## rev 12
## hopselection
module hopselection(
clk_6M, rstz, p_033us,
regi_isMaster,
ps_pagerespTO,
fk_page,
scancase,
m_half_tslot_p,
connsnewslave, connsnewmaster,
txbit_period, rxbit_period,
fkset_p,   
psackfhs, pagetxfhs, pagetmp, pagerxackfhs ,
corre_threshold,
psrxfhs_succ_p,
psrxfhs,
pstxid,
m_tslot_p, ms_tslot_p,
ps_N_incr_p,
pageAB_2Npage_count, 
Atrain,
regi_interlace_offset, regi_page_k_nudge,
regi_AFH_mode,
regi_AFH_N, regi_AFH_channel_map,
ps, gips, is, giis, page, inquiry, mpr, spr, ir, conns,
prs_clock_frozen, prm_clock_frozen,
CLK, CLKE, CLKN, BD_ADDR,
counter_isFHS,
fk,
fk_chg_p, fk_chg_p_ff,
fk_pstxid
);
For scale: about 18,000 sq um of cells after synthesis.
==> flow/config.mk <==
export PLATFORM = sky130hd
export DESIGN_NAME = hopselection
export DESIGN_NICKNAME = hopselection
export VERILOG_FILES = /design/flow/design.v
export SDC_FILE = /design/flow/constraint.sdc
export NUM_CORES = 4
export LEC_CHECK = 0
export ABC_AREA = 0
export CAP_MARGIN = 25
export CORE_MARGIN = 2
export CORE_UTILIZATION = 70
export GPL_ROUTABILITY_DRIVEN = 1
export HOLD_SLACK_MARGIN = 0.19
export MAX_ROUTING_LAYER = met4
export PLACE_DENSITY = 0.6
export SLEW_MARGIN = 25
export TNS_END_PERCENT = 100
==> flow/constraint.sdc <==
create_clock -name core_clock -period 25.0 [get_ports {clk_6M}]
set_input_delay 5.0000 -clock core_clock [delete_from_list [all_inputs] [get_ports {clk_6M}]]
set_output_delay 5.0000 -clock core_clock [all_outputs]
set_load 0.01 [all_outputs]
run.sh (not shown) runs the stock make flow with config.mk's settings and CLKGATE_MAP_FILE=.
What rev 13 does differently from rev 12 at the input level:
- swapping 25 for 20 in SLEW_MARGIN
- putting CTS_CLUSTER_SIZE at 100 where nothing was set
- clearing ABC_AREA, which used to be 0
- clearing GPL_ROUTABILITY_DRIVEN, which used to be 1
- putting PLACE_DENSITY_LB_ADDON at 0.3 where nothing was set
- swapping 100 for 20 in TNS_END_PERCENT
- putting CTS_CLUSTER_DIAMETER at 328 where nothing was set
- clearing MAX_ROUTING_LAYER, which used to be met4
- swapping 25 for 20 in CAP_MARGIN
- putting CORE_ASPECT_RATIO at 0.5 where nothing was set
- swapping 2 for 7 in CORE_MARGIN
- clearing PLACE_DENSITY, which used to be 0.6
- swapping 70 for 45 in CORE_UTILIZATION
- clearing HOLD_SLACK_MARGIN, which used to be 0.19
[summary]
- Both conditions hold for rev 12: the flow ran to the end and the final layout passed the timing, design-rule and antenna checks.
- Rev 13 completed end to end with timing, DRC and antenna clean.
- Against rev 12 as the reference, rev 13 delivers a higher met1 routed wirelength after detailed routing.
- Setup slack ended up 0.11 ns higher on rev 13 than on rev 12.
- Diff rev 12 -> rev 13: global routing met3 resource utilization has decreased; signed area change from the synthesized netlist to the final layout has increased.
- met2 track utilization from global routing is lower on rev 13
- Diff rev 12 -> rev 13: routed wire length on met3 saw a decrease; overall power of the completed layout shows a reduction of 1.2%.

========
hopselection again, from the RTL that the note above started with.
Settings: LEC_CHECK=0, CAP_MARGIN=20, CELL_PAD_IN_SITES_GLOBAL_PLACEMENT=2, CORE_MARGIN=7, CORE_UTILIZATION=45, CTS_CLUSTER_DIAMETER=328, CTS_CLUSTER_SIZE=34, PLACE_DENSITY=0.35, SETUP_SLACK_MARGIN=-1.83, SLEW_MARGIN=20; clock period 25.0 ns.
The starting point ran to the end with no violations.
==> next run, changes <==
- ABC_AREA: default -> 1
- CAP_MARGIN: 20 -> 25
- CELL_PAD_IN_SITES_GLOBAL_PLACEMENT: 2 -> default
- CORE_MARGIN: 7 -> 2
- CORE_UTILIZATION: 45 -> 18
- CTS_CLUSTER_DIAMETER: 328 -> default
- CTS_CLUSTER_SIZE: 34 -> default
- GPL_ROUTABILITY_DRIVEN: default -> 1
- HOLD_SLACK_MARGIN: default -> 0.19
- PLACE_DENSITY: 0.35 -> 0.6
- SETUP_SLACK_MARGIN: -1.83 -> default
- SLEW_MARGIN: 20 -> 25
- TNS_END_PERCENT: default -> 100
The new run finished clean.
Sequential share of layout area fell by 0.61 points.
Synthesized cell count grows by 28%.
Worst setup slack is better by 1.4 ns.
Routed wire length is higher by 9.9%.
Via count increases by about 12%.
Cell area rises by about 3%.
Total power went down by 1.4%.
Synthesized area is lower by about 1.8%.
Clock skew goes up by 0.0048 ns.
==> next run, changes <==
- ABC_AREA: 1 -> 0
- CAP_MARGIN: 25 -> 20
- CORE_UTILIZATION: 18 -> 70
- HOLD_SLACK_MARGIN: 0.19 -> default
- MAX_ROUTING_LAYER: default -> met4
Outcome: Power goes up by 2.8%; combinational power goes up by about 5%; worst hold slack is better by 0.028 ns.
==> next run, changes <==
- ABC_AREA: 0 -> default
- CORE_ASPECT_RATIO: default -> 0.5
- CORE_UTILIZATION: 70 -> 40
- CTS_CLUSTER_DIAMETER: default -> 270
- CTS_CLUSTER_SIZE: default -> 45
- GPL_ROUTABILITY_DRIVEN: 1 -> default
- MAX_ROUTING_LAYER: met4 -> default
- SETUP_SLACK_MARGIN: default -> -1.01
- SLEW_MARGIN: 25 -> 20
- TNS_END_PERCENT: 100 -> 15
The new run finished clean.
Wire length goes down by 3.9%.
Setup slack improves by 0.35 ns.
Combinational power barely changes.
Cell area came out higher by 1.7%.
Count of clock-buffer cells in the layout is unchanged.
Non-clock buffer count went up by 3.
Total power fell by 1.2%.
Cell count is higher by 10%.
Sequential power stays flat.
==> next run, changes <==
- CORE_ASPECT_RATIO: 0.5 -> default
- CORE_UTILIZATION: 40 -> 18
- CTS_CLUSTER_DIAMETER: 270 -> default
- CTS_CLUSTER_SIZE: 45 -> default
- GPL_ROUTABILITY_DRIVEN: default -> 0
- SETUP_SLACK_MARGIN: -1.01 -> default
- TNS_END_PERCENT: 15 -> 55
What happened: Total power went up by about 1.4%. Synthesized area stays the same. Clock skew went down by 0.0043 ns. Wire length went up by about 9%.
Power figures rest on the tool's default switching activity, not on a simulated workload.
